## design.v

```verilog
`timescale 1ns / 100ps
module top(
     input wire clk, reset,
     input wire start, si,
     output wire [3:0] an,
     output wire [7:0] sseg
    );
wire [4:0] dig3_in, dig2_in, dig1_in, dig0_in;
wire [4:0] dig3_out, dig2_out, dig1_out, dig0_out;
LF_counter top_unit
(.clk(clk), .reset(reset), .start(start), .si(si),
.dig3(dig3_in), .dig2(dig2_in), .dig1(dig1_in), .dig0(dig0_in));
my_register register_unit
(.clk(clk), .reset(reset), .data3_in(dig3_in), .data2_in(dig2_in), .data1_in(dig1_in), .data0_in(dig0_in), 
.data3_out(dig3_out), .data2_out(dig2_out), .data1_out(dig1_out), .data0_out(dig0_out));
seg7 seg7_unit
(.clk(clk), .reset(reset), .sseg(sseg), .an(an),
.in3(dig3_out), .in2(dig2_out), .in1(dig1_out), .in0(dig0_out));  
endmodule
`timescale 1ns / 100ps
module LF_counter(
     input wire clk, reset,
     input wire start, si,
     output wire [4:0] dig3, dig2, dig1, dig0
    );
reg [2:0] state_reg, state_next;
wire [15:0] prd;
wire [19:0] dvnd, dvsr, quo;
reg prd_start, div_start, b2b_start, adj_start;
wire prd_done_tick, div_done_tick, b2b_done_tick, adj_done_tick;
wire [3:0]  bcd10, bcd9, bcd8, bcd7, bcd6, bcd5, bcd4, bcd3, bcd2, bcd1, bcd0;
localparam [2:0] idle = 3'b000,
                 count = 3'b001,
                 frq = 3'b010,
                 b2b = 3'b011,
                 adjust = 3'b100;
counter counter_unit
(.clk(clk), .reset(reset), .start(prd_start), .si(si), .ready(),
.done_tick(prd_done_tick), .prd(prd));
division #(.W(20), .CBIT(6)) div_unit
(.clk(clk), .reset(reset), .start(div_start), .dvnd(dvnd), .dvsr(dvsr),
.quo(quo), .rmd(), .ready(), .done_tick(div_done_tick));
BCD b2b_unit
(.clk(clk), .reset(reset), .start(b2b_start), .bin(quo[19:0]), .ready(),
.done_tick(b2b_done_tick), .bcd10(bcd10), .bcd9(bcd9), .bcd8(bcd8), .bcd7(bcd7), .bcd6(bcd6), 
.bcd5(bcd5), .bcd4(bcd4),  .bcd3(bcd3), .bcd2(bcd2), .bcd1(bcd1), .bcd0(bcd0));
adjust adjust_unit
(.clk(clk), .reset(reset), .bcd10(bcd10), .bcd9(bcd9), .bcd8(bcd8), .bcd7(bcd7), .bcd6(bcd6),
.bcd5(bcd5), .bcd4(bcd4),  .bcd3(bcd3), .bcd2(bcd2), .bcd1(bcd1), .bcd0(bcd0), .done_tick(adj_done_tick), .start(adj_start),
.dig3(dig3), .dig2(dig2), .dig1(dig1), .dig0(dig0));
assign dvnd = 20'd1000000;  
assign dvsr =  prd;
always @(posedge clk)
  if (reset)
    state_reg <= idle;
  else
    state_reg <= state_next;
always @*
  begin
    state_next = state_reg;
    prd_start = 1'b0;
    div_start = 1'b0;
    b2b_start = 1'b0;
    adj_start = 1'b0;
      case (state_reg)
        idle: if (start) begin
              prd_start = 1'b1;
              state_next = count; end
        count: if (prd_done_tick) begin
               div_start = 1'b1;
               state_next = frq; end
        frq: if (div_done_tick) begin
             b2b_start = 1'b1;
             state_next = b2b; end
        b2b: if (b2b_done_tick) begin
             adj_start = 1'b1;
             state_next = adjust; end
        adjust: if (adj_done_tick)
                state_next = idle;
        default: state_next = idle;
      endcase
  end 
endmodule
`timescale 1ns / 100ps
module counter(
    input wire clk, reset,
    input wire start, si,
    output reg ready, done_tick,
    output wire [19:0] prd
    );
localparam [15:0] MAX_COUNTER_NUMBER = 50;  
reg [1:0] state_reg, state_next;
reg [6:0] t_reg, t_next;  
reg [19:0] p_reg, p_next;  
reg delay_reg;
wire edg;   
localparam [1:0] idle = 2'b00,
                 waite = 2'b01, 
                 count = 2'b10,
                 done = 2'b11;
always @(posedge clk)
  if (reset)
    begin
      state_reg <= idle;
      t_reg <= 0;
      p_reg <= 0;
      delay_reg <= 0;
    end
  else
    begin
      state_reg <= state_next;
      t_reg <= t_next;
      p_reg <= p_next;
      delay_reg <= si; 
    end
 assign edg = ~delay_reg & si;
always @*
  begin
    state_next = state_reg;
    ready = 1'b0;
    done_tick = 1'b0;
    t_next = t_reg;
    p_next = p_reg;
    case (state_reg)
      idle: begin ready = 1'b1;
              if (start == 1)
                state_next = waite;
            end
      waite: if (edg == 1) begin  
             state_next = count;
             t_next = 0;
             p_next = 0; end
      count: if (edg == 1)  
               state_next = done;
             else begin  
               t_next = t_reg + 1;
                 if (t_reg == MAX_COUNTER_NUMBER - 1) begin
                   t_next = 0;
                   p_next = p_reg + 1; end
               end
       done: begin done_tick = 1'b1;
               state_next = idle; end
       default: state_next = idle;
     endcase
  end
assign prd = p_reg;
endmodule
`timescale 1ns / 100ps
module division
#(
parameter W = 8,
         CBIT = 4  
 )
(
    input wire clk, reset,
    input wire start,
    input wire [W-1:0] dvsr, dvnd,
    output reg ready, done_tick,
    output wire [W-1:0] quo, rmd
    );
reg [1:0] state_reg, state_next;
reg [W-1:0] rh_reg, rh_next, rl_reg, rl_next, rh_tmp;
reg [W-1:0] d_reg, d_next;
reg [CBIT-1:0] n_reg, n_next;
reg q_bit;
localparam [1:0] idle = 2'b00,
                 op = 2'b01,
                 last = 2'b10,
                 done = 2'b11;
always @(posedge clk)
  if (reset)
    begin
      state_reg <= idle;
      rh_reg <= 0;
      rl_reg <= 0;
      n_reg <= 0;
      d_reg <= 0;
    end
  else
    begin
      state_reg <= state_next;
      rh_reg <= rh_next;
      rl_reg <= rl_next;
      d_reg <= d_next;
      n_reg <= n_next;
    end
always @*
  begin
    ready = 1'b0;
    done_tick = 1'b0;
    state_next = state_reg;
    n_next = n_reg;
    d_next = d_reg;
    rh_next = rh_reg;
    rl_next = rl_reg;
    case (state_reg)
      idle: begin ready = 1'b1;
              if (start) begin
                rh_next = 0;
                rl_next = dvnd;  
                d_next = dvsr;  
                n_next = W;  
                state_next = op; end end
      op: begin  
          rl_next = {rl_reg [W-2:0], q_bit};
          rh_next = {rh_tmp [W-2:0], rl_reg[W-1]};
          n_next = n_reg - 1;
            if (n_reg == 1) state_next = last;
          end
      last: begin
              rl_next = {rl_reg[W-2:0], q_bit};
              rh_next = rh_tmp;
              state_next = done; end
      done: begin 
              done_tick = 1'b1;
              state_next = idle; end
      default: state_next = idle;
   endcase
  end
always @*
  if (rh_reg >= d_reg) begin
    rh_tmp = rh_reg - d_reg;
    q_bit = 1'b1; end
  else begin
    rh_tmp = rh_reg;
    q_bit = 1'b0; end
assign quo = rl_reg;
assign rmd = rh_reg;
endmodule
`timescale 1ns / 100ps
module BCD(
    input wire [19:0] bin,
    input wire clk, reset, start,
    output reg ready, done_tick,
    output wire [3:0] bcd10, bcd9, bcd8, bcd7, bcd6, bcd5, bcd4, bcd3, bcd2, bcd1, bcd0
    );
reg [19:0] p2s_reg, p2s_next;  
reg [1:0] state_reg, state_next;
reg [3:0] bcd10_reg, bcd9_reg, bcd8_reg, bcd7_reg, bcd6_reg, bcd5_reg, bcd4_reg, bcd3_reg, bcd2_reg, bcd1_reg, bcd0_reg;
wire [3:0] bcd10_tmp, bcd9_tmp, bcd8_tmp, bcd7_tmp, bcd6_tmp, bcd5_tmp, bcd4_tmp, bcd3_tmp, bcd2_tmp, bcd1_tmp, bcd0_tmp;
reg [3:0] bcd10_next, bcd9_next, bcd8_next, bcd7_next, bcd6_next, bcd5_next, bcd4_next, bcd3_next, bcd2_next, bcd1_next, bcd0_next;
reg [6:0] n_reg, n_next;  
 localparam [1:0] idle = 2'b00,
                  op = 2'b01,
                  done = 2'b10;
always @(posedge clk)
  begin
    if (reset)
      begin
        p2s_reg <= 0;
        state_reg <= idle;
        n_reg <= 0;
        bcd10_reg <= 0;
        bcd9_reg <= 0;
        bcd8_reg <= 0;
        bcd7_reg <= 0;
        bcd6_reg <= 0;
        bcd5_reg <= 0;
        bcd4_reg <= 0;
        bcd3_reg <= 0;
        bcd2_reg <= 0;
        bcd1_reg <= 0;
        bcd0_reg <= 0;
      end
    else
      begin
         p2s_reg <= p2s_next;
         state_reg <= state_next;
         n_reg <= n_next;
         bcd10_reg <= bcd10_next;
         bcd9_reg <= bcd9_next;
         bcd8_reg <= bcd8_next;
         bcd7_reg <= bcd7_next;
         bcd6_reg <= bcd6_next;
         bcd5_reg <= bcd5_next;
         bcd4_reg <= bcd4_next;
         bcd3_reg <= bcd3_next;
         bcd2_reg <= bcd2_next;
         bcd1_reg <= bcd1_next;
         bcd0_reg <= bcd0_next;
       end
   end
always @*
  begin
    state_next = state_reg;
    p2s_next = p2s_reg;
    n_next = n_reg;
    bcd10_next = bcd10_reg;
    bcd9_next = bcd9_reg;
    bcd8_next = bcd8_reg;
    bcd7_next = bcd7_reg;
    bcd6_next = bcd6_reg;
    bcd5_next = bcd5_reg;
    bcd4_next = bcd4_reg;
    bcd3_next = bcd3_reg;
    bcd2_next = bcd2_reg;
    bcd1_next = bcd1_reg;
    bcd0_next = bcd0_reg;
    ready = 1'b0;
    done_tick = 1'b0;
      case (state_reg)
        idle: begin ready = 1'b1;
               if (start == 1'b1) begin
               state_next = op;
               n_next = 6'b010100;  
               bcd10_next = 0;
               bcd9_next = 0;
               bcd8_next = 0;
               bcd7_next = 0;
               bcd6_next = 0;
               bcd5_next = 0;
               bcd4_next = 0;
               bcd3_next = 0;
               bcd2_next = 0;
               bcd1_next = 0;
               bcd0_next = 0;
               p2s_next = bin; end end
        op: begin p2s_next = p2s_reg << 1;
            bcd0_next = {bcd0_tmp [2:0], p2s_reg [19]};
            bcd1_next = {bcd1_tmp [2:0], bcd0_tmp [3]};
            bcd2_next = {bcd2_tmp [2:0], bcd1_tmp [3]};
            bcd3_next = {bcd3_tmp [2:0], bcd2_tmp [3]};
            bcd4_next = {bcd4_tmp [2:0], bcd3_tmp [3]};
            bcd5_next = {bcd5_tmp [2:0], bcd4_tmp [3]};
            bcd6_next = {bcd6_tmp [2:0], bcd5_tmp [3]};
            bcd7_next = {bcd7_tmp [2:0], bcd6_tmp [3]};
            bcd8_next = {bcd8_tmp [2:0], bcd7_tmp [3]};
            bcd9_next = {bcd9_tmp [2:0], bcd8_tmp [3]};
            bcd10_next = {bcd10_tmp [2:0], bcd9_tmp [3]};
            n_next = n_reg - 1;
              if (n_next == 0)
                state_next = done;
            end
        done: begin done_tick = 1'b1;
              state_next = idle; end
        default: state_next = idle;
      endcase
  end
assign bcd0_tmp = (bcd0_reg > 4) ? bcd0_reg + 3 : bcd0_reg;
assign bcd1_tmp = (bcd1_reg > 4) ? bcd1_reg + 3 : bcd1_reg;
assign bcd2_tmp = (bcd2_reg > 4) ? bcd2_reg + 3 : bcd2_reg;
assign bcd3_tmp = (bcd3_reg > 4) ? bcd3_reg + 3 : bcd3_reg;
assign bcd4_tmp = (bcd4_reg > 4) ? bcd4_reg + 3 : bcd4_reg;
assign bcd5_tmp = (bcd5_reg > 4) ? bcd5_reg + 3 : bcd5_reg;
assign bcd6_tmp = (bcd6_reg > 4) ? bcd6_reg + 3 : bcd6_reg;
assign bcd7_tmp = (bcd7_reg > 4) ? bcd7_reg + 3 : bcd7_reg;
assign bcd8_tmp = (bcd8_reg > 4) ? bcd8_reg + 3 : bcd8_reg;
assign bcd9_tmp = (bcd9_reg > 4) ? bcd9_reg + 3 : bcd9_reg;
assign bcd10_tmp = (bcd10_reg > 4) ? bcd10_reg + 3 : bcd10_reg;
assign bcd10 = bcd10_reg;
assign bcd9 = bcd9_reg;
assign bcd8 = bcd8_reg;
assign bcd7 = bcd7_reg;
assign bcd6 = bcd6_reg;
assign bcd5 = bcd5_reg;
assign bcd4 = bcd4_reg;
assign bcd3 = bcd3_reg;
assign bcd2 = bcd2_reg;
assign bcd1 = bcd1_reg;
assign bcd0 = bcd0_reg;
endmodule
`timescale 1ns / 100ps
module adjust(
    input wire clk, reset,
    input wire start,
    input wire [3:0] bcd10, bcd9, bcd8, bcd7, bcd6, bcd5, bcd4, bcd3, bcd2, bcd1, bcd0,
    output wire [4:0] dig3, dig2, dig1, dig0,
    output reg done_tick, ready
    );
reg [1:0] state_reg, state_next;
reg [4:0] bcd10_reg, bcd9_reg, bcd8_reg, bcd7_reg, bcd6_reg, bcd5_reg, bcd4_reg, bcd3_reg, bcd2_reg, bcd1_reg, bcd0_reg;
reg [4:0] bcd10_next, bcd9_next, bcd8_next, bcd7_next, bcd6_next, bcd5_next, bcd4_next, bcd3_next, bcd2_next, bcd1_next, bcd0_next;
localparam [1:0] idle = 2'b00,
                 op = 2'b01,
                 done = 2'b10;
always @(posedge clk)
  if (reset)
    begin
      state_reg <= 0;
      bcd0_reg <= 0;
      bcd1_reg <= 0;
      bcd2_reg <= 0;
      bcd3_reg <= 0;
      bcd4_reg <= 0;
      bcd5_reg <= 0;
      bcd6_reg <= 0;
      bcd7_reg <= 0;
      bcd8_reg <= 0;
      bcd9_reg <= 0;
      bcd10_reg <= 0;
    end
  else
    begin
      state_reg <= state_next;
      bcd0_reg <= bcd0_next;
      bcd1_reg <= bcd1_next;
      bcd2_reg <= bcd2_next;
      bcd3_reg <= bcd3_next;
      bcd4_reg <= bcd4_next;
      bcd5_reg <= bcd5_next;
      bcd6_reg <= bcd6_next;
      bcd7_reg <= bcd7_next;
      bcd8_reg <= bcd8_next;
      bcd9_reg <= bcd9_next;
      bcd10_reg <= bcd10_next;
    end
always @*
  begin
    state_next = state_reg;
    bcd0_next = bcd0_reg;
    bcd1_next = bcd1_reg;
    bcd2_next = bcd2_reg;
    bcd3_next = bcd3_reg;
    bcd4_next = bcd4_reg;
    bcd5_next = bcd5_reg;
    bcd6_next = bcd6_reg;
    bcd7_next = bcd7_reg;
    bcd8_next = bcd8_reg;
    bcd9_next = bcd9_reg;
    bcd10_next = bcd10_reg;
    done_tick = 1'b0;
    ready = 1'b0;
      case (state_reg) idle: begin ready = 1'b1;
                               if (start == 1'b1) begin
                               bcd0_next = {1'b1, bcd0};
                               bcd1_next = {1'b0, bcd1};
                               bcd2_next = {1'b0, bcd2};
                               bcd3_next = {1'b0, bcd3};
                               bcd4_next = {1'b0, bcd4};
                               bcd5_next = {1'b0, bcd5};
                               bcd6_next = {1'b0, bcd6};
                               bcd7_next = {1'b0, bcd7};
                               bcd8_next = {1'b0, bcd8};
                               bcd9_next = {1'b0, bcd9};
                               bcd10_next = {1'b0, bcd10};
                               state_next = op; end
                             else state_next = idle; end
                       op: if (bcd10_next == 0) begin
                             {bcd10_next, bcd9_next, bcd8_next, bcd7_next, bcd6_next, bcd5_next, bcd4_next, bcd3_next, bcd2_next, bcd1_next, bcd0_next} =
                             {bcd10_next, bcd9_next, bcd8_next, bcd7_next, bcd6_next, bcd5_next, bcd4_next, bcd3_next, bcd2_next, bcd1_next, bcd0_next} << 5;
                             end
                           else
                             state_next = done;
                      done: begin done_tick = 1'b1;
                            state_next = idle; end
                      default: state_next = idle;
        endcase
  end
assign dig3 = bcd10_reg;
assign dig2 = bcd9_reg;
assign dig1 = bcd8_reg;
assign dig0 = bcd7_reg; 
endmodule
`timescale 1ns / 100ps
module my_register(
    input wire clk, reset,
    input wire [4:0] data3_in, data2_in, data1_in, data0_in,
    output reg [4:0] data3_out, data2_out, data1_out, data0_out
    );
always @(posedge clk)
  if (reset)
    begin
      data3_out <= 0; 
      data2_out <= 0;  
      data1_out <= 0;  
      data0_out <= 0;
    end
  else
    begin
      data3_out <= data3_in;   
      data2_out <= data2_in; 
      data1_out <= data1_in; 
      data0_out <= data0_in;   
    end
endmodule
`timescale 1ns / 100ps
module seg7(
    input wire clk, reset,
    input wire [4:0] in3, in2, in1, in0,
    output reg [3:0] an,  
    output reg [7:0] sseg  
    );
localparam N = 18;
reg [N-1:0] q_reg;
wire [N-1:0] q_next;
reg [3:0] hex_in;
wire [3:0] digit3, digit2, digit1, digit0;
wire  dot3, dot2, dot1, dot0;
reg dot;
assign digit3 = in3 [3:0];
assign digit2 = in2 [3:0];
assign digit1 = in1 [3:0];
assign digit0 = in0 [3:0];
assign dot3 = in3 [4];
assign dot2 = in2 [4];
assign dot1 = in1 [4];
assign dot0 = in0 [4];
always @(posedge clk)
  if (reset)
    q_reg <= 0; 
  else
    q_reg <= q_next;
assign q_next = q_reg + 1;
always @*
begin
  case (q_reg[N-1:N-2])
    2'b00:
      begin
        an = 4'b1110;
        hex_in = digit0;
        dot = dot0;
      end
    2'b01:
      begin
        an = 4'b1101;
        hex_in = digit1;
        dot = dot1;
      end
    2'b10:
      begin
        an = 4'b1011;
        hex_in = digit2;
        dot = dot2;
      end
    default:
      begin
        an = 4'b0111;
        hex_in = digit3;
        dot = dot3;
      end
    endcase
end
always @*
  begin
    case (hex_in)
      4'h0: sseg [6:0] = 7'b1111110;
      4'h1: sseg [6:0] = 7'b0110000;
      4'h2: sseg [6:0] = 7'b1101101;
      4'h3: sseg [6:0] = 7'b1111001;
      4'h4: sseg [6:0] = 7'b0110011;
      4'h5: sseg [6:0] = 7'b1011011;
      4'h6: sseg [6:0] = 7'b1011111;
      4'h7: sseg [6:0] = 7'b1110000;
      4'h8: sseg [6:0] = 7'b1111111;
      4'h9: sseg [6:0] = 7'b1111011;
      4'ha: sseg [6:0] = 7'b1110111;
      4'hb: sseg [6:0] = 7'b0011111;
      4'hc: sseg [6:0] = 7'b1001110;
      4'hd: sseg [6:0] = 7'b0111101;
      4'he: sseg [6:0] = 7'b1001111;
      default: sseg [6:0] =  7'b1000111;  
    endcase
    sseg[7] = dot;
  end
endmodule
```

## run.sh

```bash
#!/bin/bash
# the make line also repeats each setting of config.mk as NAME=value (left out here)
make -C /OpenROAD-flow-scripts/flow DESIGN_CONFIG=/design/flow/config.mk WORK_HOME=/design/flow/orfs CLKGATE_MAP_FILE= finish
```

## config.mk

```make
export PLATFORM = sky130hd
export DESIGN_NAME = top
export DESIGN_NICKNAME = top
export VERILOG_FILES = /design/flow/design.v
export SDC_FILE = /design/flow/constraint.sdc
export NUM_CORES = 4
export LEC_CHECK = 0
export CAP_MARGIN = 15
export CELL_PAD_IN_SITES_DETAIL_PLACEMENT = 0
export CORE_ASPECT_RATIO = 1.59
export CORE_MARGIN = 2
export CORE_UTILIZATION = 70
export CTS_CLUSTER_DIAMETER = 396
export CTS_CLUSTER_SIZE = 20
export HOLD_SLACK_MARGIN = 0.26
export MAX_ROUTING_LAYER = met5
export SETUP_SLACK_MARGIN = 0.14
export SLEW_MARGIN = 20
```

## constraint.sdc

```tcl
create_clock -name core_clock -period 3.02 [get_ports {clk}]
set_input_delay 0.6040 -clock core_clock [delete_from_list [all_inputs] [get_ports {clk}]]
set_output_delay 0.6040 -clock core_clock [all_outputs]
set_load 0.01 [all_outputs]
```

==> results_dict.tcl, run 1 <==
# metrics dict for downstream scripts
set metrics [dict create \
    status "finished clean" \
    n_antenna_cell 0 \
    worstMarginPinSlew_ps 1020 \
    worstHoldStart "top_unit.div_unit.d_reg[9]" \
    grt_pass1_vias 9773 \
    synth-seq-cells 269 \
    warnings 41 \
    routedWlPerCell_um 15.9 \
    htree_levels 1 \
    ys_sh_simple 0.198 \
    leakage_uw 0.00468 \
    cts_hold_buffers 0 \
    finalInstanceArea_sq_um 13600 \
    drv_slew 0 \
    drtIter0Drc 675 \
    mux_area_frac 0.0662 \
    cts_num_sinks 269 \
    synth_cells 1492 \
    antenna_found_initial 0 \
    p_switching_uw 1260 \
    r2r-end "top_unit.div_unit.rh_reg[8]" \
    rr_worst_depth 10 \
    drv_cap 0 \
    grt_pass1_wl_um 45700 \
    fmax_mhz 334 \
    power_clock_uw 2180 \
    post-place-cells 1676 \
    wl_met1_um 11300 \
    rows 62 \
    ys_area_sq_um 12700 \
    crit_family "multiplexers" \
    root_buffer "clkbuf_16" \
    peakVddDrop_mv 0.645 \
    yosysTopAreaCell "dfxtp_1" \
    ys_top_logic_family "simple AND/OR/NAND/NOR gates" \
    met2_length_um 14500 \
    crit_path_end "sseg[3]" \
    crit_type "register to output pin" \
    syn_avg_cell_area_sq_um 8.50 \
    finalCritPeriodShare 0.993 \
    finalCriticalPeriod_ps 3000 \
    numCtsBuffers 17 \
    die_y_um 174 \
    syn_to_final_growth_pct 7.62 \
    fp-utilization 0.708 \
    p_comb_frac 0.023 \
    dr_total_vias 10298 \
    top_power_group "registers" \
    topCellsByArea "dfxtp_1 (42%), nor2_1 (6.0%), mux2i_1 (5.3%)" \
    via_per_inst 6.05 \
    ys_sh_adder 0.0430 \
    drtPass1Iterations 5 \
    place.gp.congestion 0.860 \
    top_layer_used "met4" \
    cp_cell_sequence "mux4_2, ha_4, inv_2, mux4_2, inv_2, buf_6" \
    crit_fanout 4 \
    setup_tns_ps 0 \
    ys_async_sr_fraction 0 \
    die-area_sq_um 19200 \
    yosysWarnings 8 \
    pwr-share-seq 0.607 \
    edf_count 0 \
    clk_latency_ps 510 \
    synth_stat.cells 1492 \
    nNetsFinal 1526 \
    hold_depth 2 \
    ys_sh_xor 0.0414 \
    synth_top_cell_by_count "dfxtp_1" \
    wl_um 27000 \
    place_area_sq_um 13000 \
    grt-ovfl-total 0 \
    rsz0062_at_grt "true" \
    grt_max_degree 101 \
    flop_cell "dfxtp_1" \
    final_antenna_net_count 0 \
    fin_worst_skew_ps 26.7 \
    core_area_sq_um 17900 \
    cellInternalPower_uw 4620 \
    gr-usage-all-layers 0.275 \
    cp.buffers_inverters 3 \
    maxSlewHeadroom 0.318 \
    dp_hpwl_um 18300 \
    reg2reg_from "top_unit.div_unit.rh_reg[0]" \
    portBuffers 15 \
    power.total_uw 5880 \
    synth_cell_types 74 \
    netlist_area_sq_um 12700 \
    cp.depth 6 \
    clkSlewWorstSetupHoldPaths_ps 80 \
    wl_met3_um 581 \
    startpoint "seg7_unit.q_reg[16]" \
    clk_path_buf_depth 3 \
    cp_slowest_cell "mux4_2" \
    postSynthSeqShare 0.425 \
    top_cell_area_share 0.425 \
    cp-start-kind "register" \
    remaining_drc_errors 0 \
    setup_violations 0 \
    instances_no_fill 1703 \
    cp.required_ps 2420 \
    swShare 0.215 \
    hold_violations 0 \
    pin_count 16 \
    p_seq_uw 3570 \
    hp-class "register to register" \
    cts_tree "yes" \
    comb_power_uw 133 \
    reg2reg_slack_ps 280 \
    top_cells_by_count "dfxtp_1 (269), nor2_1 (202), nand2_1 (116)" \
    ys_sh_aoi 0.178 \
    p_clk_frac 0.370 \
    fp_nets 1539 \
    power_density_nw_per_um2 431 \
    min_to "top_unit.div_unit.d_reg[9]" \
    cp.arrival_ps 2390 \
    slowest_delay_ps 580 \
    cp-end-kind "output pin" \
    dieWidth_um 111 \
]
-- layer usage --
metal | global-route usage | vias to the layer above
li1 | - | 5188
met1 | 0.326 | 4928
met2 | 0.525 | 139
met3 | 0.0217 | 43
met4 | 0.0807 | 0
met5 | 0 | -
-- repair_timing --
item                                    CTS  global route
resized                                  44            18
buffers inserted                          7             1
pin swaps                                 1             5
endpoints found under the setup margin    7            18
-- layout make-up --
| type | instances | area [sq um] |
|---|---|---|
| clock buffers | 17 | 425 |
| inverters | 76 | 298 |
| well taps | 224 | 280 |
| fillers | 1357 | 4280 |
| repair buffers | 54 | 450 |
| clock inverters | 2 | 25.0 |
| multi-input cells | 1061 | 6780 |
| flip-flops and latches | 269 | 5390 |
-- per-stage QoR --
stage,hold WS [ps],worst slack (ps),utilization
finish,456,21.8,0.761
global route,472,-29.8,0.761
CTS,456,16.7,0.757
detailed placement,439,59.7,0.728
global placement,439,46.9,0.728
floorplan,423,223,-
==> run 2, diff against run 1 <==
Settings changed: CELL_PAD_IN_SITES_DETAIL_PLACEMENT 0 to 2, CORE_ASPECT_RATIO 1.59 to unset, CORE_UTILIZATION 70 to 32, CTS_CLUSTER_DIAMETER 396 to unset, CTS_CLUSTER_SIZE 20 to 99, SETUP_SLACK_MARGIN 0.14 to 0.97.
Clock period 3.02 ns to 4.67 ns, I/O delays scaled along.
==> run 2 against run 1 <==
  * Cell count grew 18%
  * Total power shrank 16%
  * Sequential share of layout area shrank 2.2 points
  * Critical path depth shrank 1
  * Non-clock buffer count shrank 16
  * Sequential cell count is the same
  * Via count grew 9.1%
  * Critical path type unchanged
==> results_dict.tcl, run 2 <==
# metrics dict for downstream scripts
set metrics [dict create \
    finalCriticalPeriod_ps 3690 \
    cp.buffers_inverters 2 \
    routedWlPerCell_um 22.4 \
    rsz0062_at_grt "true" \
    wl_met1_um 18000 \
    grt_max_degree 148 \
    fmax_mhz 271 \
    wl_um 45300 \
    pwr-share-seq 0.468 \
    synth_stat.cells 1492 \
    maxSlewHeadroom 0.292 \
    drv_cap 0 \
    place_ws_ps 979 \
    crit_family "buffers and inverters" \
    top_cell_area_share 0.425 \
    crit_path_end "sseg[2]" \
    drv_slew 0 \
    p_seq_uw 2310 \
    grt_pass1_wl_um 72200 \
    finalCritPeriodShare 0.789 \
    pin_count 16 \
    ys_top_logic_family "simple AND/OR/NAND/NOR gates" \
    cp.depth 5 \
    topCellsByArea "dfxtp_1 (42%), nor2_1 (6.0%), mux2i_1 (5.3%)" \
    p_switching_uw 1140 \
    setup_ws_ps 985 \
    setup_violations 0 \
    met2_length_um 24400 \
    leakage_uw 0.00489 \
    rows 72 \
    fp-utilization 0.326 \
    cts_num_sinks 269 \
    slowest_delay_ps 600 \
    clkSlewWorstSetupHoldPaths_ps 70 \
    dieWidth_um 203 \
    yosysTopAreaCell "dfxtp_1" \
    postSynthSeqShare 0.425 \
    synth_top_cell_by_count "dfxtp_1" \
    worstHoldStart "top_unit.div_unit.d_reg[2]" \
    via_per_inst 5.57 \
    finalHoldWorstSlack_ps 462 \
    top_power_group "the clock network" \
    root_buffer "clkbuf_16" \
    ys_sh_aoi 0.178 \
    synth-seq-cells 269 \
    status "finished clean" \
    portBuffers 15 \
    dr_total_vias 11235 \
    setup_tns_ps 0 \
    cp-start-kind "register" \
    flop_cell "dfxtp_1" \
    r2r-end "top_unit.div_unit.rh_reg[8]" \
    rr_worst_depth 10 \
    n_fill_cell 4247 \
    ys_area_sq_um 12700 \
    cp.arrival_ps 2750 \
    drtPass1Iterations 5 \
    clk_latency_ps 600 \
    comb_power_uw 92.9 \
    cp-end-kind "output pin" \
    cellInternalPower_uw 3800 \
    final_antenna_net_count 0 \
    peakVddDrop_mv 0.270 \
    swShare 0.231 \
    startpoint "seg7_unit.q_reg[16]" \
    fin_worst_skew_ps 24.2 \
    mux_area_frac 0.0662 \
    power_clock_uw 2530 \
    yosysWarnings 8 \
    finish.utilization 0.371 \
    min_to "top_unit.div_unit.d_reg[2]" \
    numCtsBuffers 31 \
    ys_sh_xor 0.0414 \
    cp_cell_sequence "buf_4, mux4_2, nand2b_1, o22a_1, clkdlybuf4s50_1" \
    power.total_uw 4940 \
    reg2reg_slack_ps 1150 \
    antenna_found_initial 1 \
    remaining_drc_errors 0 \
    hp-class "register to register" \
    p_clk_frac 0.513 \
    edf_count 0 \
    top_cells_by_count "dfxtp_1 (269), nor2_1 (202), nand2_1 (116)" \
    ys_sh_simple 0.198 \
    gr-usage-all-layers 0.215 \
    top_layer_used "met4" \
    nNetsFinal 1524 \
    wl_met3_um 1390 \
    cts_tree "yes" \
    drtIter0Drc 525 \
    syn_avg_cell_area_sq_um 8.50 \
    dp_hpwl_um 26400 \
    reg2reg_from "top_unit.div_unit.rh_reg[0]" \
    netlist_area_sq_um 12700 \
    crit_fanout 7 \
    hold_depth 2 \
    cp.required_ps 3740 \
    die_y_um 203 \
    ys_sh_adder 0.0430 \
    grt_pass1_vias 12760 \
    fp_nets 1539 \
    clk_path_buf_depth 3 \
    die-area_sq_um 41200 \
    core_area_sq_um 38900 \
    ys_async_sr_fraction 0 \
    synth_cell_types 74 \
    synth_cells 1492 \
    worstMarginPinSlew_ps 1060 \
    htree_levels 1 \
    p_comb_frac 0.019 \
    hold_violations 0 \
    cp_slowest_cell "mux4_2" \
    place.gp.congestion 0.851 \
    cts_hold_buffers 0 \
    power_density_nw_per_um2 342 \
    syn_to_final_growth_pct 13.9 \
    grt-ovfl-total 0 \
    crit_type "register to output pin" \
    warnings 40 \
]
[run 2: layout make-up]
| class | instances | area [sq um] | area share |
|---|---|---|---|
| multi-input combinational | 1061 | 6710 | 0.465 |
| sequential | 269 | 5390 | 0.373 |
| clock buffer | 46 | 922 | 0.0639 |
| tap | 518 | 648 | 0.0449 |
| timing repair buffer | 38 | 357 | 0.0247 |
| inverter | 76 | 288 | 0.0199 |
| clock inverter | 9 | 116 | 0.00806 |
| antenna | 1 | 2.50 | 0.000173 |
[run 2: per-stage QoR]
step | std cells | cell area (sq um)
floorplan | 1492 | 12700
global placement | 1950 | 13300
detailed placement | 1950 | 13300
CTS | 2013 | 14400
global route | 2017 | 14400
finish | 2018 | 14400
[run 2: per-layer routing]
metal,vias up,GRT usage
li1,5200,-
met1,5693,0.239
met2,232,0.417
met3,110,0.0279
met4,0,0.0738
met5,-,0
[run 2: timing repair]
item / CTS / global route
gates resized: 10 / 5
endpoints found under the setup margin: 7 / 7
setup buffers: 8 / 2
endpoints found under the hold margin: 0 / 0
==> run 3, diff against run 2 <==
Settings changed: ABC_AREA set to 1, CAP_MARGIN 15 to 5, CELL_PAD_IN_SITES_DETAIL_PLACEMENT 2 to 0, CELL_PAD_IN_SITES_GLOBAL_PLACEMENT set to 3, CORE_MARGIN 2 to 7, CORE_UTILIZATION 32 to 40, GPL_TIMING_DRIVEN set to 0, MAX_ROUTING_LAYER met5 to met4, MIN_ROUTING_LAYER set to met2, PLACE_DENSITY set to 0.83, TNS_END_PERCENT set to 30.
==> run 3 against run 2 <==
  * Non-clock buffer count up 63
  * Register-to-register slack gained 1000 ps
  * Synthesized area rose by 6.4%
  * Hold slack worse by 22 ps
  * Cell count rose by 22%
  * Via count is 55% higher
  * Sequential cell count unchanged
  * Final area grew 6.0%
  * Worst setup slack improved by 75 ps
  * Maximum frequency increased by 2.1%
  * Critical path depth up 7
  * Sequential power barely moved
  * Critical path type unchanged
  * Highest routed layer unchanged
==> results_dict.tcl, run 3 <==
# metrics dict for downstream scripts
set metrics [dict create \
    numCtsBuffers 31 \
    clk_latency_ps 580 \
    p_seq_uw 2330 \
    top_cells_by_count "nand2_1 (438), dfxtp_1 (269), inv_1 (254)" \
    cp.arrival_ps 2680 \
    cp_slowest_cell "clkdlybuf4s50_1" \
    remaining_drc_errors 0 \
    finalCritPeriodShare 0.773 \
    core_area_sq_um 33400 \
    syn_avg_cell_area_sq_um 6.94 \
    cts_tree "yes" \
    fmax_mhz 277 \
    drtIter0Drc 1968 \
    worstMarginPinSlew_ps 1050 \
    cp.buffers_inverters 4 \
    peakVddDrop_mv 0.319 \
    cp.depth 12 \
    clk_path_buf_depth 3 \
    hold_violations 0 \
    cp-start-kind "register" \
    startpoint "seg7_unit.q_reg[17]" \
    dieWidth_um 198 \
    cellInternalPower_uw 3920 \
    rows 67 \
    worstHoldStart "top_unit.adjust_unit.bcd7_reg[4]" \
    hp-class "register to register" \
    place_ws_ps 1050 \
    p_comb_frac 0.113 \
    r2r-end "top_unit.div_unit.rh_reg[12]" \
    grt_pass1_vias 18073 \
    cts_hold_buffers 0 \
    rsz0062_at_grt "true" \
    grt_max_degree 17 \
    die-area_sq_um 39000 \
    crit_family "buffers and inverters" \
    top_power_group "the clock network" \
    yosysWarnings 8 \
    grt-ovfl-total 0 \
    drv_slew 0 \
    clkSlewWorstSetupHoldPaths_ps 60 \
    cp.required_ps 3740 \
    nNetsFinal 2040 \
    edf_count 0 \
    reg2reg_slack_ps 2180 \
    swShare 0.274 \
    comb_power_uw 612 \
    pwr-share-seq 0.431 \
    power_density_nw_per_um2 353 \
    ys_sh_aoi 0.173 \
    synth_cell_types 49 \
    root_buffer "clkbuf_16" \
    leakage_uw 0.00597 \
    cts_num_sinks 269 \
    cp-end-kind "output pin" \
    ys_async_sr_fraction 0 \
    hold_depth 2 \
    synth_cells 1943 \
    grt_pass1_wl_um 63200 \
    ys_area_sq_um 13500 \
    synth_stat.cells 1943 \
    warnings 41 \
    p_switching_uw 1480 \
    power_clock_uw 2460 \
    fp-utilization 0.404 \
    setup_tns_ps 0 \
    crit_path_end "sseg[0]" \
    dp_hpwl_um 28600 \
    maxSlewHeadroom 0.299 \
    yosysTopAreaCell "dfxtp_1" \
    ys_sh_xor 0.0136 \
    min_to "register_unit.data0_out[4]" \
    p_clk_frac 0.456 \
    drtPass1Iterations 5 \
    postSynthSeqShare 0.399 \
    ys_sh_simple 0.272 \
    finalCriticalPeriod_ps 3610 \
    antenna_found_initial 0 \
    status "finished clean" \
    place.gp.congestion 0.900 \
    reg2reg_from "top_unit.div_unit.rh_reg[0]" \
    die_y_um 198 \
    flop_cell "dfxtp_1" \
    n_fill_cell 3574 \
    wl_um 40000 \
    logic_area_sq_um 6780 \
    synth_top_cell_by_count "nand2_1" \
    via_per_inst 7.07 \
    topCellsByArea "dfxtp_1 (40%), nand2_1 (12%), inv_1 (7.1%)" \
    fp_nets 1990 \
    ys_sh_adder 0.0405 \
    drv_cap 0 \
    dr_total_vias 17435 \
    rr_worst_depth 14 \
    netlist_area_sq_um 13500 \
    setup_ws_ps 1060 \
    crit_fanout 9 \
    pin_count 16 \
    portBuffers 15 \
    htree_levels 1 \
    mux_area_frac 0 \
    syn_to_final_growth_pct 13.4 \
    synth-seq-cells 269 \
    fin_worst_skew_ps 18.5 \
    routedWlPerCell_um 16.2 \
    setup_violations 0 \
    final_antenna_net_count 0 \
    gr-usage-all-layers 0.313 \
    cp_cell_sequence "buf_4, inv_1, nor2_2, nand2_1, nand3_1, o21ai_4, inv_2, ha_1, nor2_1, a21oi_1, o21ai_0, clkdlybuf4s50_1" \
    crit_type "register to output pin" \
    slowest_delay_ps 550 \
    seq_area_sq_um 5390 \
    ys_top_logic_family "simple AND/OR/NAND/NOR gates" \
    top_cell_area_share 0.399 \
]
==> run 3: stage by stage <==
stage / hold WS [ps] / area, sq um / util / std cells / total power (uW)
2_1_floorplan: 411 / 13500 / - / 1943 / 2810
3_3_place_gp: 428 / 14200 / 0.425 / 2406 / 2970
3_5_place_dp: 428 / 14200 / 0.425 / 2406 / 2970
4_1_cts: 436 / 15300 / 0.458 / 2463 / 5400
5_1_grt: 467 / 15300 / 0.458 / 2465 / 5590
6_report: 440 / 15300 / 0.459 / 2466 / 5400
==> run 3: final cells by class <==
cell class	count	share of cell area
antenna	1	0.000164
buffer	84	0.0254
clock buffer	42	0.0573
clock inverter	15	0.00965
inverter	263	0.0645
multi-input combinational	1327	0.443
sequential	269	0.352
tap	448	0.0366
timing repair buffer	17	0.0110
==> run 3: repair_timing <==
item                       in CTS  in global routing
hold endpoints to repair        0                  0
resized                        16                  6
setup buffers                   0                  2
setup endpoints to repair       7                  7
==> run 3: per-layer routing <==
metal  part of all wire  vias to the layer above  GRT usage
met5                  0                        -          -
met1                  0                     6380          -
met3               0.45                      253      0.453
li1                   -                     6377          -
met2               0.50                     4425      0.340
met4              0.053                        0     0.0419
==> run 4, diff against run 3 <==
Settings changed: ABC_AREA 1 to unset, CAP_MARGIN 5 to 35, CELL_PAD_IN_SITES_DETAIL_PLACEMENT 0 to unset, CELL_PAD_IN_SITES_GLOBAL_PLACEMENT 3 to unset, CORE_ASPECT_RATIO set to 1.43, CORE_MARGIN 7 to 2, CORE_UTILIZATION 40 to 46, CTS_CLUSTER_SIZE 99 to unset, GPL_TIMING_DRIVEN 0 to unset, HOLD_SLACK_MARGIN 0.26 to unset, MAX_ROUTING_LAYER met4 to unset, MIN_ROUTING_LAYER met2 to met1, PLACE_DENSITY 0.83 to unset, PLACE_DENSITY_LB_ADDON set to 0.13, SETUP_SLACK_MARGIN 0.97 to 1.64, TNS_END_PERCENT 30 to unset.
Clock period 4.67 ns to 7.7 ns, I/O delays scaled along.
==> run 4 against run 3 <==
  * Still clean on timing, DRC and antenna
  * Sequential power down about 40%
  * Clock-buffer cell count down 1
  * Routed wire length down 32%
  * Hold slack better by 13 ps
  * Clock skew down 2.3 ps
  * Register-to-register slack better by 2300 ps
  * Final area down 7.7%
  * Sequential cell count unchanged
  * Global-route usage down 12 points
  * Synthesized cell count down 23%
  * Largest power group unchanged
==> results_dict.tcl, run 4 <==
# metrics dict for downstream scripts
set metrics [dict create \
    cts_hold_buffers 0 \
    die-area_sq_um 28900 \
    worstHoldStart "top_unit.div_unit.d_reg[3]" \
    slowest_delay_ps 660 \
    finish.utilization 0.521 \
    p_comb_frac 0.018 \
    cts_setup_buffers 0 \
    ys_sh_simple 0.198 \
    final_antenna_net_count 0 \
    place.gp.congestion 0.813 \
    htree_levels 1 \
    drtPass1Iterations 4 \
    clk_path_buf_depth 3 \
    drv_slew 0 \
    worstMarginPinSlew_ps 849 \
    p_clk_frac 0.497 \
    pwr-share-seq 0.485 \
    ys_top_logic_family "simple AND/OR/NAND/NOR gates" \
    fp_nets 1539 \
    clk_latency_ps 550 \
    finalInstanceArea_sq_um 14100 \
    synth_top_cell_by_count "dfxtp_1" \
    crit_type "register to output pin" \
    synth_stat.cells 1492 \
    ys_sh_xor 0.0414 \
    remaining_drc_errors 0 \
    grt_max_degree 93 \
    reg2reg_slack_ps 4450 \
    root_buffer "clkbuf_16" \
    rr_worst_depth 9 \
    maxSlewHeadroom 0.434 \
    rows 72 \
    n_antenna_cell 0 \
    finalCriticalPeriod_ps 4750 \
    reg2reg_from "top_unit.div_unit.d_reg[13]" \
    via_per_inst 5.41 \
    status "finished clean" \
    cts_num_sinks 269 \
    top_cell_area_share 0.425 \
    setup_violations 0 \
    core_area_sq_um 27100 \
    place_area_sq_um 13100 \
    n_fill_cell 2547 \
    syn_to_final_growth_pct 11.4 \
    antenna_found_initial 0 \
    flop_cell "dfxtp_1" \
    cp.arrival_ps 3210 \
    cp.buffers_inverters 3 \
    hold_violations 0 \
    cp_slowest_cell "mux4_2" \
    dieWidth_um 143 \
    nNetsFinal 1513 \
    crit_family "multiplexers" \
    crit_path_end "sseg[3]" \
    syn_avg_cell_area_sq_um 8.50 \
    synth_cell_types 74 \
    swShare 0.211 \
    hp-class "register to register" \
    comb_power_uw 52.7 \
    mux_area_frac 0.0662 \
    synth-seq-cells 269 \
    pin_count 16 \
    ys_sh_aoi 0.178 \
    grt-ovfl-total 0 \
    warnings 35 \
    finalHoldWorstSlack_ps 453 \
    hold_depth 2 \
    ys_sh_adder 0.0430 \
    edf_count 0 \
    cellInternalPower_uw 2280 \
    power_clock_uw 1440 \
    top_power_group "the clock network" \
    grt_pass1_vias 9526 \
    rsz0062_at_grt "false" \
    fmax_mhz 211 \
    startpoint "seg7_unit.q_reg[16]" \
    cp-end-kind "output pin" \
    netlist_area_sq_um 12700 \
    dr_total_vias 10042 \
    power_density_nw_per_um2 205 \
    ys_async_sr_fraction 0 \
    cts_tree "yes" \
    p_switching_uw 611 \
    leakage_uw 0.00482 \
    clkSlewWorstSetupHoldPaths_ps 60 \
    top_cells_by_count "dfxtp_1 (269), nor2_1 (202), nand2_1 (116)" \
    dp_hpwl_um 18300 \
    finalCritPeriodShare 0.616 \
    cp.required_ps 6160 \
    gr-usage-all-layers 0.190 \
    drv_cap 0 \
    wl_um 27300 \
    fp-utilization 0.468 \
    r2r-end "top_unit.div_unit.rh_reg[16]" \
    min_to "top_unit.div_unit.d_reg[3]" \
    topCellsByArea "dfxtp_1 (42%), nor2_1 (6.0%), mux2i_1 (5.3%)" \
    cp.depth 6 \
    cts_resized 0 \
    postSynthSeqShare 0.425 \
    setup_tns_ps 0 \
    ys_area_sq_um 12700 \
    numCtsBuffers 28 \
    grt_pass1_wl_um 46200 \
    portBuffers 15 \
    yosysWarnings 8 \
    routedWlPerCell_um 14.7 \
    die_y_um 203 \
    drtIter0Drc 487 \
    synth_cells 1492 \
    yosysTopAreaCell "dfxtp_1" \
    peakVddDrop_mv 0.164 \
    crit_fanout 11 \
    cp-start-kind "register" \
    cp_cell_sequence "mux4_2, ha_1, inv_1, mux4_2, inv_1, clkdlybuf4s50_1" \
    p_seq_uw 1400 \
    fin_worst_skew_ps 16.2 \
]
[run 4: routing by layer]
metal | share of wire | wire length, um | track usage
met1 | 0.44 | 12000 | 0.229
met2 | 0.51 | 13800 | 0.344
met3 | 0.023 | 616 | 0.0222
met4 | 0.030 | 807 | 0.0711
met5 | 0 | 0 | 0
[run 4: through the flow]
stage / setup slack [ps] / instances / power [uW]
floorplan: 3970 / 1492 / 1470
global placement: 3510 / 1801 / 1480
detailed placement: 3490 / 1805 / 1490
CTS: 2900 / 1856 / 2930
global route: 2780 / 1857 / 3000
finish: 2950 / 1857 / 2890
[run 4: layout make-up]
cell class | instances | area, sq um | share of cell area
sequential | 269 | 5390 | 0.381
clock inverter | 10 | 148 | 0.0105
tap | 370 | 463 | 0.0328
inverter | 76 | 285 | 0.0202
clock buffer | 41 | 851 | 0.0603
timing repair buffer | 30 | 292 | 0.0206
multi-input combinational | 1061 | 6700 | 0.474
==> run 5, diff against run 4 <==
Settings changed: ABC_AREA set to 1, CAP_MARGIN 35 to 15, CELL_PAD_IN_SITES_DETAIL_PLACEMENT set to 0, CORE_ASPECT_RATIO 1.43 to unset, CORE_UTILIZATION 46 to 72, CTS_CLUSTER_SIZE set to 29, HOLD_SLACK_MARGIN set to -0.09, MAX_ROUTING_LAYER set to met5, MIN_ROUTING_LAYER met1 to unset, PLACE_DENSITY_LB_ADDON 0.13 to unset, SETUP_SLACK_MARGIN 1.64 to -0.06.
Clock period 7.7 ns to 2.9 ns, I/O delays scaled along.
==> run 5 against run 4 <==
  * Register-to-register slack got worse by 4000 ps
  * Clock skew shrank 5.9 ps
  * Synthesized area grew 6.4%
  * Routed wire length grew 12%
  * Synthesized cell count rose by 30%
  * Critical path depth rose by 5
  * Clock power went up to 2.5 times the previous value
  * Sequential power grew to 2.7 times the previous value
  * Hold slack worse by 35 ps
  * Global-route usage grew 12 points
  * Via count up 24%
  * First-iteration DRC count increased by 85%
  * Critical endpoint is now sseg[2]
==> results_dict.tcl, run 5 <==
# metrics dict for downstream scripts
set metrics [dict create \
    reg2reg_from "top_unit.div_unit.rh_reg[0]" \
    final_antenna_net_count 0 \
    crit_type "register to output pin" \
    cp-start-kind "register" \
    place.gp.congestion 0.988 \
    cp_common_cell "nand2_1" \
    worstHoldStart "reset" \
    drtIter0Drc 902 \
    setup_ws_ps 65.8 \
    antenna_found_initial 0 \
    p_clk_frac 0.441 \
    ys_sh_adder 0.0405 \
    via_per_inst 5.66 \
    pwr-share-seq 0.452 \
    cp-end-kind "output pin" \
    wl_um 30500 \
    top_cell_area_share 0.399 \
    drv_slew 0 \
    hold_depth 2 \
    leakage_uw 0.00592 \
    netlist_area_sq_um 13500 \
    clk_path_buf_depth 3 \
    warnings 37 \
    ys_sh_xor 0.0136 \
    rr_worst_depth 14 \
    yosysWarnings 8 \
    cp_cell_sequence "buf_6, nor2_4, nand2_1, nand3_1, o21ai_2, buf_4, ha_1, nand2_1, nor2_1, a31oi_1, clkdlybuf4s15_1" \
    instances_no_fill 2195 \
    nNetsFinal 1988 \
    crit_fanout 6 \
    n_antenna_cell 0 \
    finalHoldWorstSlack_ps 418 \
    worstMarginPinSlew_ps 648 \
    drtPass1Iterations 6 \
    finalCritPeriodShare 0.977 \
    synth-seq-cells 269 \
    hp-class "primary input to register" \
    pin_count 16 \
    die_y_um 141 \
    grtUsageMet1 0.421 \
    fp_nets 1990 \
    cp_slowest_cell "dfxtp_4" \
    dr_total_vias 12417 \
    grt_max_degree 70 \
    cellInternalPower_uw 6180 \
    dp_hpwl_um 20200 \
    ys_area_sq_um 13500 \
    syn_to_final_growth_pct 10.1 \
    startpoint "seg7_unit.q_reg[16]" \
    syn_avg_cell_area_sq_um 6.94 \
    numCtsBuffers 28 \
    top_usage_layer "met2" \
    htree_levels 1 \
    ys_top_logic_family "simple AND/OR/NAND/NOR gates" \
    grt_pass1_wl_um 52300 \
    cp.required_ps 2320 \
    p_seq_uw 3750 \
    cp.depth 11 \
    cts_num_sinks 269 \
    reg2reg_slack_ps 420 \
    use_met3 0.0363 \
    yosysTopAreaCell "dfxtp_1" \
    n_fill_cell 1349 \
    comb_power_uw 882 \
    die-area_sq_um 19800 \
    routedWlPerCell_um 13.9 \
    drv_cap 0 \
    grt-ovfl-total 0 \
    root_buffer "clkbuf_16" \
    p_switching_uw 2100 \
    finish.utilization 0.802 \
    top_cells_by_count "nand2_1 (438), dfxtp_1 (269), inv_1 (254)" \
    p_comb_frac 0.106 \
    hold_violations 0 \
    core_area_sq_um 18500 \
    cts_tree "yes" \
    edf_count 0 \
    crit_family "buffers and inverters" \
    synth_top_cell_by_count "nand2_1" \
    power_density_nw_per_um2 558 \
    place_ws_ps 40.1 \
    flop_cell "dfxtp_1" \
    fin_worst_skew_ps 10.3 \
    cp.buffers_inverters 3 \
    topCellsByArea "dfxtp_1 (40%), nand2_1 (12%), inv_1 (7.1%)" \
    clk_latency_ps 540 \
    synth_cells 1943 \
    peakVddDrop_mv 0.530 \
    fmax_mhz 353 \
    maxSlewHeadroom 0.567 \
    swShare 0.254 \
    min_to "register_unit.data0_out[0]" \
    postSynthSeqShare 0.399 \
    cp.arrival_ps 2250 \
    crit_path_end "sseg[2]" \
    grt_pass1_vias 11628 \
    dieWidth_um 141 \
    cts_hold_buffers 0 \
    synth_stat.cells 1943 \
    ys_async_sr_fraction 0 \
    portBuffers 15 \
    status "finished clean" \
    rows 50 \
    top_power_group "registers" \
    r2r-end "top_unit.div_unit.rh_reg[13]" \
    fp-utilization 0.728 \
    ys_sh_simple 0.272 \
    gr-usage-all-layers 0.308 \
    post-place-cells 2136 \
    use_met2 0.521 \
    setup_violations 0 \
    power_clock_uw 3650 \
    mux_area_frac 0 \
    finalCriticalPeriod_ps 2830 \
    ys_sh_aoi 0.173 \
    synth_cell_types 49 \
    clkSlewWorstSetupHoldPaths_ps 60 \
    setup_tns_ps 0 \
    slowest_delay_ps 370 \
    remaining_drc_errors 0 \
]
## run 5: area by class of cell
cell class              instances  area (sq um)  share of cell area
clock buffers                  36           781              0.0526
clock inverters                14           170              0.0115
inverters                     263           987              0.0665
multi-input cells            1327          6770               0.456
flip-flops and latches        269          5390               0.363
well taps                     234           293              0.0197
repair buffers                 52           455              0.0307
## run 5: routing by layer
layer  wire length, um  share of wire
met5                 0              0
met2             14300           0.47
met1             14000           0.46
met3              1690          0.055
met4               548          0.018
## run 5: timing repair
item | in CTS | in global routing
pin swaps | 0 | 5
gates resized | 22 | 14
endpoints found under the setup margin | 7 | 7
buffers inserted | 4 | 5
## run 5: through the flow
step | total power [uW] | instance area [sq um]
floorplan | 4520 | 13500
global placement | 4670 | 13800
detailed placement | 4690 | 13800
CTS | 8290 | 14800
global route | 8570 | 14800
finish | 8280 | 14800
==> run 6, diff against run 5 <==
Settings changed: CAP_MARGIN 15 to 20, CELL_PAD_IN_SITES_DETAIL_PLACEMENT 0 to unset, CTS_CLUSTER_SIZE 29 to 96, HOLD_SLACK_MARGIN -0.09 to unset, MAX_ROUTING_LAYER met5 to unset, PLACE_DENSITY set to 0.38, SETUP_SLACK_MARGIN -0.06 to 0.45.
==> run 6 against run 5 <==
  * Critical endpoint is now sseg[3]
  * First-iteration DRC count shrank 13%
  * Clock power is essentially flat
  * Clock skew shrank 3.0 ps
  * Routed wire length grew 0.20%
  * Register-to-register slack gained 150 ps
  * Combinational power grew 5.7%
  * Final area grew 1.1%
  * Total power grew 0.26%
  * Maximum frequency grew 3.0%
  * Synthesized cell count is the same
  * Still clean on timing, DRC and antenna
==> results_dict.tcl, run 6 <==
# metrics dict for downstream scripts
set metrics [dict create \
    status "finished clean" \
    place.gp.congestion 0.971 \
    portBuffers 15 \
    synth_cell_types 49 \
    rr_worst_depth 15 \
    maxSlewHeadroom 0.583 \
    flop_cell "dfxtp_1" \
    die-area_sq_um 19800 \
    top_cells_by_count "nand2_1 (438), dfxtp_1 (269), inv_1 (254)" \
    top_cell_area_share 0.399 \
    place_area_sq_um 13800 \
    hold_depth 2 \
    drtIter0Drc 783 \
    antenna_found_initial 0 \
    top_power_group "registers" \
    cp_cell_sequence "buf_6, o21ai_2, nand3_2, o21ai_2, inv_2, ha_2, or2_0, a31oi_1, buf_2" \
    postSynthSeqShare 0.399 \
    setup_violations 0 \
    drv_slew 0 \
    rsz0062_at_grt "true" \
    peakVddDrop_mv 0.499 \
    pin_count 16 \
    p_comb_frac 0.112 \
    synth_cells 1943 \
    drv_cap 0 \
    finalCritPeriodShare 0.949 \
    core_area_sq_um 18500 \
    comb_power_uw 932 \
    wl_um 30600 \
    die_y_um 141 \
    ys_sh_adder 0.0405 \
    grt_pass1_wl_um 52200 \
    cp-start-kind "register" \
    p_clk_frac 0.436 \
    hold_violations 0 \
    setup_tns_ps 0 \
    cts_tree "yes" \
    rows 50 \
    cp-end-kind "output pin" \
    via_per_inst 5.63 \
    finish.utilization 0.811 \
    ys_sh_xor 0.0136 \
    cts_hold_buffers 0 \
    finalHoldWorstSlack_ps 379 \
    clk_latency_ps 530 \
    grt_max_degree 91 \
    ys_sh_simple 0.272 \
    pwr-share-seq 0.451 \
    cellInternalPower_uw 6270 \
    worstMarginPinSlew_ps 625 \
    edf_count 0 \
    synth-seq-cells 269 \
    dp_hpwl_um 20100 \
    min_to "register_unit.data2_out[1]" \
    crit_path_end "sseg[3]" \
    worstHoldStart "reset" \
    ys_sh_aoi 0.173 \
    finalInstanceArea_sq_um 15000 \
    cp_slowest_cell "dfxtp_4" \
    syn_avg_cell_area_sq_um 6.94 \
    final_antenna_net_count 0 \
    root_buffer "clkbuf_16" \
    crit_fanout 7 \
    synth_top_cell_by_count "nand2_1" \
    clk_path_buf_depth 3 \
    ys_area_sq_um 13500 \
    cp.arrival_ps 2170 \
    dieWidth_um 141 \
    fin_worst_skew_ps 7.29 \
    power.total_uw 8300 \
    topCellsByArea "dfxtp_1 (40%), nand2_1 (12%), inv_1 (7.1%)" \
    syn_to_final_growth_pct 11.3 \
    p_seq_uw 3750 \
    warnings 39 \
    leakage_uw 0.00597 \
    r2r-end "top_unit.div_unit.rh_reg[1]" \
    reg2reg_slack_ps 570 \
    crit_family "flip-flops" \
    crit_type "register to output pin" \
    power_clock_uw 3620 \
    p_switching_uw 2040 \
    yosysTopAreaCell "dfxtp_1" \
    fp_nets 1990 \
    cp.required_ps 2320 \
    fmax_mhz 363 \
    cp.buffers_inverters 3 \
    reg2reg_from "top_unit.div_unit.d_reg[3]" \
    cts_num_sinks 269 \
    grt_pass1_vias 11669 \
    yosysWarnings 8 \
    hp-class "primary input to register" \
    ys_top_logic_family "simple AND/OR/NAND/NOR gates" \
    cp_common_cell "o21ai_2" \
    startpoint "seg7_unit.q_reg[16]" \
    remaining_drc_errors 0 \
    mux_area_frac 0 \
    synth_stat.cells 1943 \
    drtPass1Iterations 5 \
    htree_levels 1 \
    cp.depth 9 \
    power_density_nw_per_um2 553 \
    fp-utilization 0.728 \
    grt-ovfl-total 0 \
    swShare 0.245 \
    slowest_delay_ps 390 \
    dr_total_vias 12394 \
    n_antenna_cell 0 \
    ys_async_sr_fraction 0 \
    nNetsFinal 1994 \
    n_fill_cell 1347 \
    finalCriticalPeriod_ps 2750 \
    routedWlPerCell_um 13.9 \
    numCtsBuffers 28 \
    netlist_area_sq_um 13500 \
    gr-usage-all-layers 0.308 \
    clkSlewWorstSetupHoldPaths_ps 60 \
]
==> run 6: timing repair <==
action / CTS / global route
endpoints found under the setup margin: 17 / 22
pin swaps: 8 / 10
gates resized: 59 / 28
buffers inserted: 8 / 7
==> run 6: stage by stage <==
stage                     cells  worst slack (ps)
after floorplan            1943               600
final                      2200               149
after global routing       2200               112
after detailed placement   2136             -15.1
after CTS                  2193               220
after global placement     2136               112
==> run 6: per-layer routing <==
layer,up-vias,global-route usage,share of wire
met1,5703,0.414,0.46
met2,303,0.531,0.48
met4,0,0.0868,0.019
met3,47,0.0306,0.046
met5,-,0,0
li1,6341,-,-
==> run 6: cell type report <==
class / count / area, sq um / area share
Timing Repair Buffer: 58 / 507 / 0.0338
Clock inverter: 5 / 78.8 / 0.00525
Tap cell: 234 / 293 / 0.0195
Sequential cell: 269 / 5390 / 0.359
Inverter: 263 / 990 / 0.0659
Multi-Input combinational cell: 1327 / 6880 / 0.458
Clock buffer: 44 / 872 / 0.0581
==> run 7, diff against run 6 <==
Settings changed: CAP_MARGIN 20 to 15, CELL_PAD_IN_SITES_DETAIL_PLACEMENT set to 0, CTS_CLUSTER_SIZE 96 to 99, MAX_ROUTING_LAYER set to met5, PLACE_DENSITY 0.38 to unset, PLACE_DENSITY_LB_ADDON set to 0.06, SETUP_SLACK_MARGIN 0.45 to unset.
==> run 7 against run 6 <==
  * Total power rose by 3.2%
  * Global-route usage rose by 0.95 points
  * Clock power rose by 8.6%
  * Maximum frequency fell by 2.0%
  * Sequential cell count did not move
  * Critical path depth rose by 1
  * Synthesized cell count did not move
  * Worst setup slack got worse by 57 ps
  * Largest cell class unchanged
  * Highest routed layer unchanged
==> results_dict.tcl, run 7 <==
# metrics dict for downstream scripts
set metrics [dict create \
    finalCritPeriodShare 0.968 \
    synth_cell_types 49 \
    peakVddDrop_mv 0.504 \
    setup_violations 0 \
    crit_path_end "sseg[3]" \
    cp-start-kind "register" \
    n_fill_cell 1331 \
    rr_worst_depth 13 \
    via_per_inst 5.71 \
    synth-seq-cells 269 \
    dp_hpwl_um 20500 \
    clkSlewWorstSetupHoldPaths_ps 60 \
    reg2reg_slack_ps 360 \
    drv_cap 0 \
    grt_max_degree 56 \
    htree_levels 1 \
    core_area_sq_um 18500 \
    finalCriticalPeriod_ps 2810 \
    gr-usage-all-layers 0.317 \
    ys_area_sq_um 13500 \
    comb_power_uw 887 \
    setup_ws_ps 91.4 \
    yosysWarnings 8 \
    crit_fanout 6 \
    top_cell_area_share 0.399 \
    startpoint "seg7_unit.q_reg[17]" \
    hp-class "primary input to register" \
    root_buffer "clkbuf_16" \
    cp_common_cell "o21ai_2" \
    grt_pass1_wl_um 53500 \
    p_comb_frac 0.104 \
    grt-ovfl-total 0 \
    drv_slew 0 \
    hold_depth 2 \
    mux_area_frac 0 \
    slowest_delay_ps 360 \
    p_seq_uw 3750 \
    drtIter0Drc 1127 \
    min_to "seg7_unit.q_reg[9]" \
    portBuffers 15 \
    power_density_nw_per_um2 573 \
    synth_stat.cells 1943 \
    crit_type "register to output pin" \
    syn_to_final_growth_pct 11.0 \
    drtPass1Iterations 6 \
    place.gp.congestion 0.972 \
    final_antenna_net_count 0 \
    fmax_mhz 356 \
    maxSlewHeadroom 0.571 \
    cts_tree "yes" \
    cp-end-kind "output pin" \
    ys_sh_xor 0.0136 \
    place_ws_ps 13.9 \
    crit_family "buffers and inverters" \
    power_clock_uw 3930 \
    cellInternalPower_uw 6460 \
    cp.arrival_ps 2230 \
    cp.depth 10 \
    clk_latency_ps 550 \
    edf_count 0 \
    ys_sh_simple 0.272 \
    top_power_group "the clock network" \
    r2r-end "top_unit.div_unit.rh_reg[11]" \
    setup_tns_ps 0 \
    cp.required_ps 2320 \
    ys_sh_aoi 0.173 \
    flop_cell "dfxtp_1" \
    fin_worst_skew_ps 15.1 \
    ys_async_sr_fraction 0 \
    pin_count 16 \
    die-area_sq_um 19800 \
    topCellsByArea "dfxtp_1 (40%), nand2_1 (12%), inv_1 (7.1%)" \
    top_cells_by_count "nand2_1 (438), dfxtp_1 (269), inv_1 (254)" \
    cp.buffers_inverters 4 \
    clk_path_buf_depth 3 \
    reg2reg_from "top_unit.div_unit.rh_reg[0]" \
    p_switching_uw 2110 \
    synth_top_cell_by_count "nand2_1" \
    fp-utilization 0.728 \
    ys_sh_adder 0.0405 \
    postSynthSeqShare 0.399 \
    numCtsBuffers 29 \
    syn_avg_cell_area_sq_um 6.94 \
    cts_num_sinks 269 \
    hold_violations 0 \
    routedWlPerCell_um 14.6 \
    die_y_um 141 \
    synth_cells 1943 \
    warnings 35 \
    antenna_found_initial 0 \
    n_antenna_cell 0 \
    worstMarginPinSlew_ps 641 \
    cts_hold_buffers 0 \
    remaining_drc_errors 0 \
    dr_total_vias 12562 \
    wl_um 32100 \
    yosysTopAreaCell "dfxtp_1" \
    cp_cell_sequence "buf_6, o21ai_2, nand3_1, o21ai_2, inv_2, buf_4, ha_2, or2_0, a31oi_1, buf_2" \
    grt_pass1_vias 11663 \
    leakage_uw 0.00596 \
    pwr-share-seq 0.437 \
    worstHoldStart "reset" \
    p_clk_frac 0.459 \
    dieWidth_um 141 \
    fp_nets 1990 \
    cp_slowest_cell "dfxtp_4" \
    rows 50 \
    swShare 0.246 \
    nNetsFinal 1991 \
    status "finished clean" \
    ys_top_logic_family "simple AND/OR/NAND/NOR gates" \
    netlist_area_sq_um 13500 \
]
-- run 7: through the flow --
step	total power, uW	std cells	util	hold WS (ps)	cell area (sq um)
2_1_floorplan	4520	1943	-	411	13500
3_3_place_gp	4670	2143	0.748	423	13900
3_5_place_dp	4690	2143	0.748	423	13900
4_1_cts	8590	2198	0.806	398	14900
5_1_grt	8880	2199	0.808	421	15000
6_report	8570	2199	0.808	403	15000
-- run 7: what timing repair did --
item / 4_1_cts / 5_1_grt
endpoints found under the setup margin: 7 / 7
gates cloned: 0 / 0
setup buffers: 3 / 1
pin swaps: 1 / 1
gates resized: 31 / 27
-- run 7: metal layers --
layer	up-vias	share of wire	track usage
met5	-	0	0
met4	0	0.027	0.106
met3	84	0.061	0.0421
met2	385	0.48	0.539
met1	5761	0.43	0.420
li1	6332	-	-
-- run 7: cell type report --
class | count | area (sq um) | share of cell area
clock inverter | 10 | 185 | 0.0124
timing repair buffer | 54 | 455 | 0.0304
multi-input combinational | 1327 | 6810 | 0.455
clock buffer | 42 | 845 | 0.0564
inverter | 263 | 987 | 0.0659
tap | 234 | 293 | 0.0196
sequential | 269 | 5390 | 0.360
==> run 8, diff against run 7 <==
Settings changed: CAP_MARGIN 15 to 30, CELL_PAD_IN_SITES_DETAIL_PLACEMENT 0 to unset, CORE_ASPECT_RATIO set to 0.74, CORE_UTILIZATION 72 to 25, CTS_CLUSTER_SIZE 99 to unset, GPL_ROUTABILITY_DRIVEN set to 0, HOLD_SLACK_MARGIN set to 0.19, MAX_ROUTING_LAYER met5 to met4, PLACE_DENSITY_LB_ADDON 0.06 to 0.25, SETUP_SLACK_MARGIN set to -0.08, SLEW_MARGIN 20 to 35.
Clock period 2.9 ns to 3.01 ns, I/O delays scaled along.
==> run 8 against run 7 <==
  * Clock power increased by about 10%
  * Clock-buffer cell count shrank 5
  * Via count down 5.3%
  * Worst setup slack worse by 11 ps
  * Non-clock buffer count decreased by 11
  * Utilization shrank 52 points
  * Synthesized area is the same
  * Sequential share of layout area down 1.4 points
  * Largest cell class unchanged
==> results_dict.tcl, run 8 <==
# metrics dict for downstream scripts
set metrics [dict create \
    status "finished clean" \
    root_buffer "clkbuf_16" \
    cp_slowest_cell "dfxtp_4" \
    reg2reg_slack_ps 470 \
    topCellsByArea "dfxtp_1 (40%), nand2_1 (12%), inv_1 (7.1%)" \
    mux_area_frac 0 \
    rows 73 \
    finalCriticalPeriod_ps 2930 \
    cp.depth 10 \
    die-area_sq_um 55800 \
    routedWlPerCell_um 12.3 \
    synth_cell_types 49 \
    ys_top_logic_family "simple AND/OR/NAND/NOR gates" \
    edf_count 0 \
    top_cell_area_share 0.399 \
    min_to "seg7_unit.q_reg[5]" \
    remaining_drc_errors 0 \
    ys_sh_xor 0.0136 \
    antenna_found_initial 0 \
    synth_top_cell_by_count "nand2_1" \
    hold_depth 2 \
    comb_power_uw 858 \
    nNetsFinal 1982 \
    syn_avg_cell_area_sq_um 6.94 \
    crit_family "buffers and inverters" \
    slowest_delay_ps 370 \
    gr-usage-all-layers 0.122 \
    n_fill_cell 5873 \
    top_cells_by_count "nand2_1 (438), dfxtp_1 (269), inv_1 (254)" \
    dp_hpwl_um 22200 \
    clk_latency_ps 570 \
    fin_worst_skew_ps 21.4 \
    drtIter0Drc 820 \
    yosysWarnings 8 \
    grt_max_degree 88 \
    grt-ovfl-total 0 \
    worstMarginPinSlew_ps 613 \
    synth_stat.cells 1943 \
    netlist_area_sq_um 13500 \
    numCtsBuffers 31 \
    core_area_sq_um 53500 \
    cp-end-kind "output pin" \
    wl_um 33000 \
    yosysTopAreaCell "dfxtp_1" \
    syn_to_final_growth_pct 15.6 \
    cp.buffers_inverters 3 \
    grt_pass1_vias 11213 \
    power_density_nw_per_um2 565 \
    fp-utilization 0.252 \
    top_power_group "the clock network" \
    p_switching_uw 2180 \
    cts_tree "yes" \
    flop_cell "dfxtp_1" \
    setup_tns_ps 0 \
    grt_pass1_wl_um 56200 \
    ys_sh_aoi 0.173 \
    warnings 35 \
    power_clock_uw 4340 \
    cp_cell_sequence "buf_4, nor2_4, nand2_1, nand3_1, o21ai_2, buf_4, ha_1, nor3_1, a31oi_1, dlygate4sd2_1" \
    fmax_mhz 341 \
    hp-class "primary input to register" \
    clk_path_buf_depth 3 \
    portBuffers 15 \
    rr_worst_depth 14 \
    die_y_um 204 \
    via_per_inst 4.45 \
    synth_cells 1943 \
    synth-seq-cells 269 \
    cp.required_ps 2410 \
    cts_num_sinks 269 \
    drv_slew 0 \
    dieWidth_um 274 \
    pwr-share-seq 0.410 \
    postSynthSeqShare 0.399 \
    reg2reg_from "top_unit.div_unit.rh_reg[0]" \
    cellInternalPower_uw 6630 \
    ys_area_sq_um 13500 \
    ys_sh_adder 0.0405 \
    p_comb_frac 0.097 \
    crit_path_end "sseg[4]" \
    p_seq_uw 3610 \
    r2r-end "top_unit.div_unit.rh_reg[10]" \
    finish.utilization 0.291 \
    power.total_uw 8810 \
    ys_sh_simple 0.272 \
    cp_common_cell "buf_4" \
    fp_nets 1990 \
    crit_type "register to output pin" \
    maxSlewHeadroom 0.591 \
    peakVddDrop_mv 0.432 \
    clkSlewWorstSetupHoldPaths_ps 60 \
    crit_fanout 8 \
    swShare 0.248 \
    finalCritPeriodShare 0.973 \
    drv_cap 0 \
    ys_async_sr_fraction 0 \
    htree_levels 1 \
    leakage_uw 0.00599 \
    worstHoldStart "reset" \
    dr_total_vias 11897 \
    hold_violations 0 \
    pin_count 16 \
]
## run 8: final cells by class
class / instances / area (sq um) / area share
Sequential cell: 269 / 5390 / 0.346
Tap cell: 712 / 891 / 0.0571
Timing Repair Buffer: 43 / 377 / 0.0241
Clock buffer: 37 / 848 / 0.0544
Clock inverter: 20 / 335 / 0.0215
Inverter: 263 / 987 / 0.0633
Multi-Input combinational cell: 1327 / 6760 / 0.434
## run 8: stage by stage
step	hold WS [ps]	setup WS [ps]	cell area (sq um)	cells
6_report	342	80.6	15600	2671
3_5_place_dp	428	94.7	14400	2614
2_1_floorplan	411	523	13500	1943
3_3_place_gp	419	165	14400	2614
5_1_grt	350	-88.4	15600	2671
4_1_cts	323	-26.6	15600	2671
## run 8: repair_timing
action,CTS,global route
setup endpoints to repair,7,6
buffers inserted,0,0
gates resized,17,11
cloned,0,0
hold buffers,0,0
## run 8: layer usage
layer  share of wire  vias up  GRT usage  wire [um]
met5               0        -          -          0
met4           0.015        0     0.0245        507
met3           0.043       40     0.0162       1420
met2            0.39      191      0.173      12800
met1            0.55     5373      0.183      18300
li1                -     6293          -          -
Power and IR drop assume default switching activity.
